== build 2 ==
## ifft_top
module ifft_top 
     (
         input   wire           clk           ,                 
         input   wire           rst           ,                 
		 input   wire           ifft_enable   ,                 
		 input   wire  [15:0]   in_0_real     ,                 
         input   wire  [15:0]   in_1_real     ,                 
         input   wire  [15:0]   in_2_real     ,                 
         input   wire  [15:0]   in_3_real     ,                 
         input   wire  [15:0]   in_4_real     ,                 
         input   wire  [15:0]   in_5_real     ,                 
         input   wire  [15:0]   in_6_real     ,                 
         input   wire  [15:0]   in_7_real     ,                 
         input   wire  [15:0]   in_8_real     ,                 
         input   wire  [15:0]   in_9_real     ,                 
         input   wire  [15:0]   in_10_real    ,                 
         input   wire  [15:0]   in_11_real    ,                 
		 input   wire  [15:0]   in_0_imag     ,                 
         input   wire  [15:0]   in_1_imag     ,                 
         input   wire  [15:0]   in_2_imag     ,                 
         input   wire  [15:0]   in_3_imag     ,                 
         input   wire  [15:0]   in_4_imag     ,                 
         input   wire  [15:0]   in_5_imag     ,                 
         input   wire  [15:0]   in_6_imag     ,                 
         input   wire  [15:0]   in_7_imag     ,                 
         input   wire  [15:0]   in_8_imag     ,                 
         input   wire  [15:0]   in_9_imag     ,                 
         input   wire  [15:0]   in_10_imag    ,                 
         input   wire  [15:0]   in_11_imag    ,                 
		 output  wire  [15:0]   ifft_out_real ,                 
		 output  wire  [15:0]   ifft_out_imag ,                 
  ...
Size: about 1200 flip-flops, ~420 I/O pins, ~81000 um^2 of cells after synthesis.
export LEC_CHECK = 0
export CAP_MARGIN = 20
export CORE_MARGIN = 2
export CORE_UTILIZATION = 69
export CTS_CLUSTER_SIZE = 24
export MAX_ROUTING_LAYER = met4
export SETUP_SLACK_MARGIN = 0.4
export SLEW_MARGIN = 20
create_clock -name core_clock -period 7.48 [get_ports {clk}]
run.sh (not shown) runs the stock make flow with config.mk's settings and CLKGATE_MAP_FILE=.
Build 2: GRT-0232 in global routing -> run aborted
#### Input delta (build 96 over build 2)
- swapping 0.4 for -0.21 in SETUP_SLACK_MARGIN
- swapping 24 for 54 in CTS_CLUSTER_SIZE
- swapping 69 for 71 in CORE_UTILIZATION
- swapping 7.48 for 10.1 in the clock period (ns, I/O delays scaled along)
==> results <==
In the reports for build 96 and build 2, the smaller row count belongs to build 96. Build 96: post-placement cell count about 1.3% below build 2. Status(build 96) = ERROR, stage = global routing. Compared build 96 vs build 2, and core footprint is down in build 96. Area after synthesis: build 96 vs build 2 identical. Diff build 2 -> build 96: tally of buffers added on design ports level, post-placement setup slack moved up. Build 2 -> build 96: fraction of registers with async set/reset delta 0, exact match. Standard cell area after detailed placement: build 96 and build 2 compared, higher one is build 2. Compared with build 2, build 96 shows number of post-CTS setup repair buffers lower by 16.
Inputs modified between build 96 and build 19:
- clearing MAX_ROUTING_LAYER, which used to be met4
- clearing SETUP_SLACK_MARGIN, which used to be -0.21
- swapping 71 for 44 in CORE_UTILIZATION
- clearing CTS_CLUSTER_SIZE, which used to be 54
- swapping 10.1 for 11.0 in the clock period (ns, I/O delays scaled along)
- Re post-CTS setup repair buffer count: build 96 was lower than build 19.
- Compared with build 96, build 19 shows a higher worst slack after detailed placement.
- Going from build 96 to build 19, the cell area after placement was found to have gone up by 1.3%.
- Changes observed in build 19 relative to build 96: die width went up; fraction of synthesized cell area in xor and xnor cells did not really move; synthesized cell count did not really move.
- Build 19 against build 96: die outline height higher; final weighted congestion in routability-driven placement lower.
- Area after synthesis: build 96 vs build 19 identical
- Build 19 ends up with higher die size than build 96 does.
- In the reports for build 96 and build 19, the smaller core area belongs to build 96.
- Build 19: flow complete, layout not clean; failing: setup timing
Input changes introduced in build 94 (baseline for comparison: build 19):
- changing CORE_UTILIZATION from 44 to 40
- changing the clock period (ns, I/O delays scaled along) from 11.0 to 13.5
## What came out
Build 94 completed end to end with timing, DRC and antenna clean.
Higher worst path buffer plus inverter count was reported by build 19, not build 94.
Total power (build 19 / build 94): 1.2
Die extent in x: build 94 > build 19
Compared with build 19, build 94 shows a lower initial core utilization.
Compared with build 19, in build 94 smallest setup slack after layout rose 1740 ps; arrival time at the worst endpoint rose 260 ps.

========
Starting RTL as in the previous note.
Settings: LEC_CHECK=0, ABC_AREA=1, CAP_MARGIN=20, CORE_MARGIN=5, CORE_UTILIZATION=40, CTS_CLUSTER_DIAMETER=72, CTS_CLUSTER_SIZE=49, GPL_TIMING_DRIVEN=0, HOLD_SLACK_MARGIN=0.04, MIN_ROUTING_LAYER=met1, PLACE_DENSITY_LB_ADDON=0.28, SETUP_SLACK_MARGIN=0.9, SLEW_MARGIN=20, TNS_END_PERCENT=80; clock period 7.79 ns.
The starting point completed, yet does not pass: negative setup slack.
Change:
==> flow/config.mk (replaced) <==
export PLATFORM = sky130hd
export DESIGN_NAME = ifft_top
export DESIGN_NICKNAME = ifft_top
export VERILOG_FILES = /design/flow/design.v
export SDC_FILE = /design/flow/constraint.sdc
export NUM_CORES = 4
export LEC_CHECK = 0
export CAP_MARGIN = 20
export CORE_MARGIN = 2
export CORE_UTILIZATION = 68
export SLEW_MARGIN = 20
==> flow/constraint.sdc (replaced) <==
create_clock -name core_clock -period 9.08 [get_ports {clk}]
set_input_delay 1.8160 -clock core_clock [delete_from_list [all_inputs] [get_ports {clk}]]
set_output_delay 1.8160 -clock core_clock [all_outputs]
set_load 0.01 [all_outputs]
The new run finished but failed the layout checks on negative setup slack.
Routed wire length drops by 12%.
Clock skew is higher by 0.023 ns.
Total power falls by 7.6%.
Worst hold slack is better by 0.012 ns.
Combinational power falls by about 36%.
Worst setup slack gains 0.56 ns.
Design area came out lower by 1.5%.
Final cell count is lower by 16%.
Core utilization climbs by 36 points.
Change:
--- a/flow/config.mk
+++ b/flow/config.mk
@@ -8,4 +8,4 @@
 export CAP_MARGIN = 20
 export CORE_MARGIN = 2
-export CORE_UTILIZATION = 68
+export CORE_UTILIZATION = 44
 export SLEW_MARGIN = 20
==> flow/constraint.sdc (replaced) <==
create_clock -name core_clock -period 11.7 [get_ports {clk}]
set_input_delay 2.3400 -clock core_clock [delete_from_list [all_inputs] [get_ports {clk}]]
set_output_delay 2.3400 -clock core_clock [all_outputs]
set_load 0.01 [all_outputs]
The changed run ran to the end with violations: negative setup slack.
Sequential power falls by about a fifth.
Via count falls by roughly a tenth.
Hold slack got worse by 0.016 ns.
Clock power falls by about a fifth.
Worst setup slack improved by 2.3 ns.
Change:
--- a/flow/config.mk
+++ b/flow/config.mk
@@ -6,6 +6,8 @@
 export NUM_CORES = 4
 export LEC_CHECK = 0
+export ABC_AREA = 1
 export CAP_MARGIN = 20
 export CORE_MARGIN = 2
-export CORE_UTILIZATION = 44
+export CORE_UTILIZATION = 68
+export CTS_CLUSTER_DIAMETER = 373
 export SLEW_MARGIN = 20
==> flow/constraint.sdc (replaced) <==
create_clock -name core_clock -period 6.77 [get_ports {clk}]
set_input_delay 1.3540 -clock core_clock [delete_from_list [all_inputs] [get_ports {clk}]]
set_output_delay 1.3540 -clock core_clock [all_outputs]
set_load 0.01 [all_outputs]
- The new run finished but fails on negative setup slack
- combinational power goes up by about 140%
- via count goes up by 27%
- design area goes up by 4.9%
- die size goes down by 33%
- wire length goes up by about 20%
- clock-buffer cell count goes up by 1

========
exp/amber:
Starting RTL as in the previous note.
export LEC_CHECK = 0
export ABC_AREA = 0
export CAP_MARGIN = 20
export CELL_PAD_IN_SITES_GLOBAL_PLACEMENT = 0
export CORE_MARGIN = 2
export CORE_UTILIZATION = 65
export CTS_CLUSTER_DIAMETER = 116
export HOLD_SLACK_MARGIN = 0.13
export MAX_ROUTING_LAYER = met5
export PLACE_DENSITY_LB_ADDON = 0.25
export SETUP_SLACK_MARGIN = 1.21
export SLEW_MARGIN = 20
export TNS_END_PERCENT = 65
create_clock -name core_clock -period 22.1 [get_ports {clk}]
Looking at the reports, exp/amber completed the entire flow and the layout it produced met the timing, DRC and antenna checks.
The inputs of exp/nickel differ from those of exp/amber as listed below.
Settings: CELL_PAD_IN_SITES_GLOBAL_PLACEMENT removed (was 0); TNS_END_PERCENT removed (was 65); PLACE_DENSITY_LB_ADDON removed (was 0.25); CTS_CLUSTER_DIAMETER removed (was 116); SETUP_SLACK_MARGIN changed from 1.21 to 2.37; HOLD_SLACK_MARGIN removed (was 0.13); ABC_AREA removed (was 0); MAX_ROUTING_LAYER removed (was met5); CORE_UTILIZATION changed from 65 to 58; the clock period (ns, I/O delays scaled along) changed from 22.1 to 8.15.
Notes after the runs:
In exp/nickel the implementation completed, yet the final layout does not meet the checks, the culprit being negative setup slack. Summary of the comparison: tap cell instance count is higher in exp/nickel, relative to exp/amber. Diff exp/amber -> exp/nickel: combinational share of cell area -3.1 points, total instance count after detailed placement +971, height of the die +about 6%, antenna diode instance count -15, total clock buffers created by CTS +9. Worst hold slack in exp/nickel is 0.0049 ns below exp/amber. Compared with exp/amber, exp/nickel instantiates a larger number of cells. Relative to exp/amber, combinational power has increased by about 170% in exp/nickel. Comparing power after layout for exp/nickel and exp/amber, the bigger number came from exp/nickel.
--- input diff exp/nickel..exp/fjord ---
Settings: removing SETUP_SLACK_MARGIN (formerly 2.37); changing CORE_UTILIZATION from 58 to 62; changing the clock period (ns, I/O delays scaled along) from 8.15 to 15.1.
Changes observed in exp/fjord relative to exp/nickel: combinational power moved down, portion of total power attributed to the clock network moved up, routed wire length moved down.
exp/fjord: flow completed, timing, DRC and antenna clean
Comparing exp/fjord and exp/nickel, the lower count of inserted antenna diode cells is on exp/nickel.
Sort exp/fjord and exp/nickel by met3 demand-to-capacity share in global routing desc -> top: exp/fjord
Relative to exp/nickel, total power after layout decreased by 5.8 mW in exp/fjord.
For exp/maple, these inputs were changed with respect to exp/fjord:
Settings: an added TNS_END_PERCENT of 10; a change of CORE_UTILIZATION from 62 to 52; a change of the clock period (ns, I/O delays scaled along) from 15.1 to 13.3.
## What came out
- Finished, but not clean: exp/maple, with negative setup slack.
- Measured against each other, exp/fjord and exp/maple differ in non-clock buffer count, the lower figure coming from exp/fjord.
- On buffering stage count on the worst path with inverters included, the lower figure sits with exp/fjord, not exp/maple.
- The design area of exp/maple is higher than that of exp/fjord.
No activity file was given, so power comes from the tool's default toggle rates.
